==> flow/design.v <==
`timescale 1ns/1ns
module adder_1(input[11:0] a ,output[11:0] out);
	wire[11:0] b = 12'b000000000001;
	assign out = a + b;
endmodule
module adder(input[11:0] a , b , output[11:0] out);
	assign out = a + b ;
endmodule
`timescale 1ns/1ns
module alu(input[2:0] fun , input[7:0] a,b ,input cin , output logic[7:0] out , output logic zero,cout);
	always @(fun,a,b,cin)begin
    cout = 1'b0;
    case(fun)
      3'b000 : {cout,out} = a + b ;
      3'b001 : {cout,out} = a + b + cin;
      3'b010 : {cout,out} = a - b;
		  3'b011 : {cout,out} = a - b + cin;
		  3'b100 : out = a & b;
		  3'b101 : out = a | b;
		  3'b110 : out = a ^ b;
		  3'b111 : out = ~(a & b);
    endcase
	end
  assign zero = (out == 8'b0) ? 1 : 0;
endmodule
module controller(input[5:0] code,input ze,c,rst,output reg pop,push,memorywrite,memoryread,writeReg,selRR2,selALU2,selpc,ldz,ldc,selz,selc,output reg [1:0] selWD,selRet,output reg [2:0]ALUfn);
  always @(ze,c,code,rst)begin
    pop <= 1'b0;
    push <= 1'b0;
    memorywrite <= 1'b0;
    memoryread <= 1'b0;
    writeReg<= 1'b0;
    selRR2<= 1'b0;
    selALU2<= 1'b0;
    selRet<= 2'b00;
    selpc<= 1'b0;
    ldz<= 1'b0;
    ldc<= 1'b0;
    selz <= 1'b0;
    selc <= 1'b0;
    selWD<= 2'b00;
    ALUfn <= 3'b000;
    if (~rst)begin
    if (code[5:4] == 2'b00) begin
      ALUfn <= code[3:1];
      ldz <= 1'b1;
      ldc <= 1'b1;
      selALU2 <= 1'b1;
      writeReg <= 1'b1;
    end
    if (code [5:4] == 2'b01) begin
      ALUfn <= code[3:1];
      ldz <= 1'b1;
      ldc <= 1'b1;
      writeReg <= 1'b1;
    end
    if (code[5:3] == 3'b110) begin
      selz <= 1'b1;
      selc <= 1'b1;
      ldz <= 1'b1;
      ldc <= 1'b1;
      selWD <= 2'b10;
      writeReg <= 1'b1;
    end
    if (code[5:3] == 3'b100) begin
      selRR2 <= 1'b1;
      ALUfn <= 3'b000;
      if (code [2:1] == 2'b00) begin
        memoryread <= 1'b1;
        selWD<= 2'b01;
        writeReg <= 1'b1;
      end
      if (code [2:1] == 2'b01)begin
        memorywrite<= 1'b1;
      end
    end
    if (code[5:3] == 3'b101) begin
      case(code[2:1])
        2'b00 : selpc <= ze?1:0;
        2'b01 : selpc <= ze?0:1;
        2'b10 : selpc <= c?1:0;
        2'b11 : selpc <= c?0:1;
      endcase
    end
    if (code[5:2] == 4'b1110)begin
      selRet <= 2'b10;
      selpc <= 1'b1;
      if (code[1] == 1'b1)
        push <= 1'b1;
    end
    if (code[5:0] == 6'b111100) begin
      pop <= 1'b1;
      selRet <=2'b01;
    end
    end
  end
endmodule
`timescale 1ns / 1ns
module signExtender(extend, extended );
	input[7:0] extend;
	output[11:0] extended;
	assign extended[7:0] = extend[7:0];
	assign extended[11:8] = {4{extend[7]}};
endmodule
module ff(input in,ld,clk,rst,output logic out);
  always@(posedge clk,posedge rst) begin
    if(rst)
      out <= 1'b0;
    else if(ld)
      out <= in;
  end
endmodule
`timescale 1ns/1ns
module mux2_12(input[11:0] a , b ,input sel , output[11:0] out);
	assign out = (sel) ? b : a ;
endmodule
module mux2_8(input[7:0] a , b , input sel , output[7:0] out);
	assign out = (sel) ? b : a ;
endmodule
module mux2_3(input[2:0] a , b , input sel , output[2:0] out);
	assign out = (sel) ? b : a ;
endmodule
module mux2_1(input a , b , input sel , output out);
	assign out = (sel) ? b : a ;
endmodule
module mux3(input[7:0] a , b , c,input[1:0] sel,output[7:0] out);
  assign out = (sel == 2'b00)?a:(sel == 2'b01)? b:c;
endmodule
module mux3_12(input[11:0] a , b , c,input[1:0] sel,output[11:0] out);
  assign out = (sel == 2'b00)?a:(sel == 2'b01)? b:c;
endmodule
module pc(input[11:0] in,input clk,rst,output logic[11:0] pc);
  always@(posedge clk,posedge rst)begin
    if (rst)
      pc <= 12'b0;
    else
      pc <= in;
  end
endmodule
module registerFile(input[2:0] RR1,RR2,WR,input[7:0] WD,input W,clk,rst,output logic [7:0] RD1,RD2);
  logic[7:0][7:0] registers;
  assign RD1 = registers[RR1];
  assign RD2 = registers[RR2];
  always @(posedge clk,posedge rst)begin
    if (rst)
      registers <= '0;
    else if (W)
      registers[WR] <= WD;
  end
endmodule
`timescale 1ns/1ns
module shiftReg(input[7:0] Data,input[2:0]sc,input[1:0]fn,output logic[7:0] out,output logic c,z);
  logic [15:0] rotl, rotr;
  assign rotl = {Data, Data} << sc;
  assign rotr = {Data, Data} >> sc;
  always@(*)begin
    c = 1'b0;
    case (fn)
      2'b00 : begin
        out = Data << sc;
        if (sc != 3'd0) c = Data[3'd0 - sc];
      end
      2'b01 : begin
        out = Data >> sc;
        if (sc != 3'd0) c = Data[sc - 3'd1];
      end
      2'b10 : out = rotl[15:8];
      default : out = rotr[7:0];
    endcase
  end
  assign z = out?0:1;
endmodule
module stack(input[11:0] in,input push,pop,clk,rst,output logic[11:0] out);
  logic[7:0][11:0] memory;
  assign out = memory[0];
  always@(posedge clk,posedge rst)begin
    if (rst)
      memory <= '0;
    else begin
      if(pop)begin
        for (int i=1; i<8; i++)begin
          memory[i-1] <= memory[i];
        end
        memory[7] <= 12'b0;
      end
      else if (push)begin
        for (int i=0; i<7; i++)begin
          memory[7-i] <= memory[6-i];
        end
        memory[0] <= in;
      end
    end
  end
endmodule
module datapath(input pop,push,memorywrite,memoryread,writeReg,selRR2,selALU2,selpc,ldz,ldc,selz,selc,input [1:0] selWD,selRet,input  [2:0]ALUfn,input clk,rst, output ze,c,output [5:0] code,
                output [11:0] imem_addr, input [18:0] imem_data, output [7:0] dmem_addr, dmem_wdata, input [7:0] dmem_rdata);
  wire [11:0] pc_1 , ret;
  stack Stack(pc_1,push,pop,clk,rst,ret);
  wire[11:0] f_pc,next_pc;
  wire [18:0] ins;
  mux3_12 pc_ret(f_pc , ret , ins[11:0] , selRet ,next_pc);
  wire[11:0] pc;
  pc PC(next_pc ,clk,rst,pc);
  assign imem_addr = pc;
  assign ins = imem_data;
  wire [11:0]extended;
  signExtender Ex(ins[7:0], extended );
  adder_1 In(pc ,pc_1);
  wire[11:0] apc;
  adder Add(pc_1 , extended , apc);
  mux2_12 pc1_apc(pc_1 , apc , selpc , f_pc);
  wire [2:0] RR2;
  mux2_3 sel_RR2(ins[7:5] , ins[13:11] , selRR2, RR2);
  wire [7:0] Out,RD,ALUOut,WD;
  mux3 sel_WD( ALUOut,RD,Out, selWD,WD);
  wire[7:0] RD1,RD2;
  registerFile RF(ins[10:8],RR2,ins[13:11],WD,writeReg,clk,rst,RD1,RD2);
  wire[7:0] ALU2;
  mux2_8 sel_ALU2(ins[7:0] , RD2, selALU2,ALU2);
  wire zero,carry;
  alu Alu(ALUfn ,RD1,ALU2 ,c ,ALUOut ,zero,carry);
  wire shc,shz;
  shiftReg Shr(RD1,ins[7:5],ins[15:14],Out,shc,shz);
  wire ff1;
  mux2_1 sel_z(zero,shz,selz , ff1);
  ff ff_z(ff1,ldz,clk,rst,ze);
  wire ff2;
  mux2_1 sel_c(carry,shc,selc , ff2);
  ff ff_c(ff2,ldc,clk,rst,c);
  assign dmem_addr = ALUOut;
  assign dmem_wdata = RD2;
  assign RD = dmem_rdata;
  assign code = ins[18:13];
endmodule
`timescale 1ns/1ns
module CPU(input clk,rst,
           output [11:0] imem_addr, input [18:0] imem_data,
           output [7:0] dmem_addr, dmem_wdata, output dmem_we, dmem_re, input [7:0] dmem_rdata);
  wire pop,push,memorywrite,memoryread,writeReg,selRR2,selALU2,selpc,ldz,ldc,selz,selc;
  wire[1:0] selWD,selRet;
  wire[2:0] ALUfn;
  wire ze,c;
  wire[5:0] code;
  datapath dp(pop,push,memorywrite,memoryread,writeReg,selRR2,selALU2,selpc,ldz,ldc,selz,selc,selWD,selRet,ALUfn,clk,rst, ze,c,code,
              imem_addr, imem_data, dmem_addr, dmem_wdata, dmem_rdata);
  controller cl( code, ze,c,rst, pop,push,memorywrite,memoryread,writeReg,selRR2,selALU2,selpc,ldz,ldc,selz,selc,selWD,selRet,ALUfn);
  assign dmem_we = memorywrite;
  assign dmem_re = memoryread;
endmodule
clock: 2.81 ns
lec_check: 0
abc_area: 1
cap_margin: 20
core_margin: 2
core_utilization: 57
cts_cluster_diameter: 371
cts_cluster_size: 99
slew_margin: 20
run.sh (not shown) runs the stock make flow with config.mk's settings and CLKGATE_MAP_FILE=.
The baseline completed, yet does not pass: setup timing.
Edit:
- ABC_AREA: 1 -> not set
- CORE_UTILIZATION: 57 -> 66
- CTS_CLUSTER_DIAMETER: 371 -> not set
- CTS_CLUSTER_SIZE: 99 -> not set
- SETUP_SLACK_MARGIN: not set -> -0.47
- clock period: 2.81 -> 6.2 ns (I/O delays scaled with it)
The new run finished but failed the layout checks on setup timing.
Wire length decreases by about 19%.
Synthesized cell count decreases by about 20%.
Worst setup slack improves by 510 ps.
Count of clock-buffer cells in the layout rose by 1.
Edit:
- CORE_UTILIZATION: 66 -> 68
- CTS_CLUSTER_DIAMETER: not set -> 30
- SETUP_SLACK_MARGIN: -0.47 -> -0.56
- clock period: 6.2 -> 5.6 ns (I/O delays scaled with it)
Outcome: The changed run ran to the end with violations: setup timing; register-to-register slack got worse by 640 ps; die size is lower by 2.9%; global-route usage is higher by 2.3 points; wire length is higher by 3.0%; total power is higher by 13%; first-iteration DRC count is higher by 12%; cell count is lower by 1.1%; setup slack got worse by 66 ps; combinational power is higher by 13%; non-clock buffer count is higher by 10; design area is higher by 0.49%.
Power and IR drop assume default switching activity.
